== v15 ==
==> flow/design.v <==
module fixed_point_alu (
    input clk,
    input rst,
    input [1:0] op,           
    input signed [15:0] a,    
    input signed [15:0] b,    
    output reg signed [23:0] out,   
    output reg overflow       
);
    localparam Q8_MAX_POS = 16'sh7FFF;    
    localparam Q8_MAX_NEG = 16'sh8000;    
    localparam Q16_MAX_POS = 24'sh7FFFFF;  
    localparam Q16_MAX_NEG = 24'sh800000;  
    reg signed [31:0] mul_result;   
    reg signed [23:0] add_sub_result;
    always @(posedge clk or posedge rst) begin
        if (rst) begin
            out <= 0;
            overflow <= 0;
        end else begin
            case (op)
                2'b00: begin
                    add_sub_result = a + b;
                    if ((a > 0 && b > 0 && add_sub_result < 0) || 
                        (a < 0 && b < 0 && add_sub_result > 0)) begin
                        overflow <= 1;
                        out <= (a[15] == 1) ? Q16_MAX_NEG : Q16_MAX_POS;
                    end else begin
                        overflow <= 0;
                        out <= { {8{add_sub_result[15]}}, add_sub_result };  
                    end
                end
                2'b01: begin
                    add_sub_result = a - b;
                    if ((a > 0 && b < 0 && add_sub_result < 0) || 
                        (a < 0 && b > 0 && add_sub_result > 0)) begin
                        overflow <= 1;
                        out <= (a[15] == 1) ? Q16_MAX_NEG : Q16_MAX_POS;
                    end else begin
                        overflow <= 0;
                        out <= { {8{add_sub_result[15]}}, add_sub_result };  
                    end
                end
               2'b10: begin
    mul_result = a * b;   
    if ($signed(mul_result[31:8]) > $signed(Q16_MAX_POS)) begin
        overflow <= 1;
        out <= Q16_MAX_POS;
    end else if ($signed(mul_result[31:8]) < $signed(Q16_MAX_NEG)) begin
        overflow <= 1;
        out <= Q16_MAX_NEG;
    end else begin
        overflow <= 0;
        out <= mul_result[31:8];   
    end
end
                2'b11: begin
                    if (b == 0) begin   
                        overflow <= 1;
                        out <= (a[15] == 1) ? Q16_MAX_NEG : Q16_MAX_POS;
                    end else begin
                        out <= (a << 8) / b;
                        overflow <= 0;
                    end
                end
                default: begin
                    out <= 0;
                    overflow <= 0;
                end
            endcase
        end
    end
endmodule
make LEC_CHECK=0 ABC_AREA=1 CAP_MARGIN=25 CORE_MARGIN=2 CORE_UTILIZATION=40 GPL_ROUTABILITY_DRIVEN=1 MAX_ROUTING_LAYER=met5 SLEW_MARGIN=20 finish   # period 60.0 ns
run.sh (not shown) runs the stock make flow with config.mk's settings and CLKGATE_MAP_FILE=.
v15 went all the way through the flow, and no timing, DRC or antenna check failed.
For v57, these inputs were changed with respect to v15:
# v15
export LEC_CHECK = 0
export ABC_AREA = 1
export CAP_MARGIN = 25
export CORE_MARGIN = 2
export CORE_UTILIZATION = 40
export GPL_ROUTABILITY_DRIVEN = 1
export MAX_ROUTING_LAYER = met5
export SLEW_MARGIN = 20
create_clock -name core_clock -period 60.0 [get_ports {clk}]
# v57
export LEC_CHECK = 0
export ABC_AREA = 1
export CAP_MARGIN = 20
export CORE_MARGIN = 2
export CORE_UTILIZATION = 71
export CTS_CLUSTER_SIZE = 100
export PLACE_DENSITY = 0.37
export SLEW_MARGIN = 20
create_clock -name core_clock -period 41.7 [get_ports {clk}]
==> comparison <==
v57 is listed as incomplete: the tool reported an error in 4_1_cts and the run ended there. [compare] base=v15 new=v57: row count shrank by 25%, placed instance count lower. Any difference in number of enable-type register cells in the synthesized netlist between v57 and v15 is small enough to ignore. Starting density of the core in v57 vs v15: up 32 points. As far as post-synthesis register bit count goes, v15 and v57 are indistinguishable; the numbers are identical. Taking v57 as 1.0, v15 lands at 0.884 on final estimated routing congestion in global placement. As far as mux cell area share after synthesis goes, v15 and v57 are indistinguishable; the numbers are identical. v57 vs v15: die extent in y down in v57. v57 vs v15: total die size down by more than a quarter. Taking v57 over v15, the horizontal die size ratio works out to 0.75.
The inputs of v49 differ from those of v57 as listed below.
# v57
export LEC_CHECK = 0
export ABC_AREA = 1
export CAP_MARGIN = 20
export CORE_MARGIN = 2
export CORE_UTILIZATION = 71
export CTS_CLUSTER_SIZE = 100
export PLACE_DENSITY = 0.37
export SLEW_MARGIN = 20
create_clock -name core_clock -period 41.7 [get_ports {clk}]
# v49
export LEC_CHECK = 0
export ABC_AREA = 1
export CAP_MARGIN = 20
export CORE_MARGIN = 2
export CORE_UTILIZATION = 69
export CTS_CLUSTER_DIAMETER = 332
export CTS_CLUSTER_SIZE = 96
export SLEW_MARGIN = 20
export TNS_END_PERCENT = 5
create_clock -name core_clock -period 34.2 [get_ports {clk}]
- From v57 to v49 the numbers moved as follows: floorplan utilization fell 2.1 points; post-synthesis average cell area about even; vertical extent of the die rose 2.9 um.
- Compared with v57, v49 shows horizontal die size that has gone up slightly.
- v49 against v57: worst setup slack after placement -4.20 ns; post-detailed-placement cell area lost about 0.9%; total die area went up; number of rows created at floorplan went up by 1.4%.
- Compare v49 and v57 | final weighted congestion in routability-driven placement lower: v49
- For the cell count after placement, v49 came in 0.40% higher than v57 did.
- Stage in which a tool error killed v49: 4_1_cts.
Input changes introduced in v30 (baseline for comparison: v49):
# v49
export LEC_CHECK = 0
export ABC_AREA = 1
export CAP_MARGIN = 20
export CORE_MARGIN = 2
export CORE_UTILIZATION = 69
export CTS_CLUSTER_DIAMETER = 332
export CTS_CLUSTER_SIZE = 96
export SLEW_MARGIN = 20
export TNS_END_PERCENT = 5
create_clock -name core_clock -period 34.2 [get_ports {clk}]
# v30
export LEC_CHECK = 0
export CAP_MARGIN = 20
export CORE_MARGIN = 2
export CORE_UTILIZATION = 30
export SLEW_MARGIN = 20
create_clock -name core_clock -period 63.1 [get_ports {clk}]
## What came out
Summary of v49 and v30: one run falls short of a clean finish, namely v49.
Flow for v49 halted at 4_1_cts, error code DPL-0033.
Compared with v49, in v30 simple-gate share of the synthesized area shows a reduction of 7.3 points, area after synthesis shows an increase of 800 um2.
Compared with v49, v30 shows mean cell area of the mapped netlist higher by 0.82 um2.
v49 has lower area enclosed by the die boundary than v30.
Compared with v49, in v30 HPWL reported at the end of detailed placement fell 1.5%; post-placement cell count moved down; synthesized cell count went down 376; horizontal die dimension now larger.
Lower area reported by Yosys stat was reported by v49, not v30.
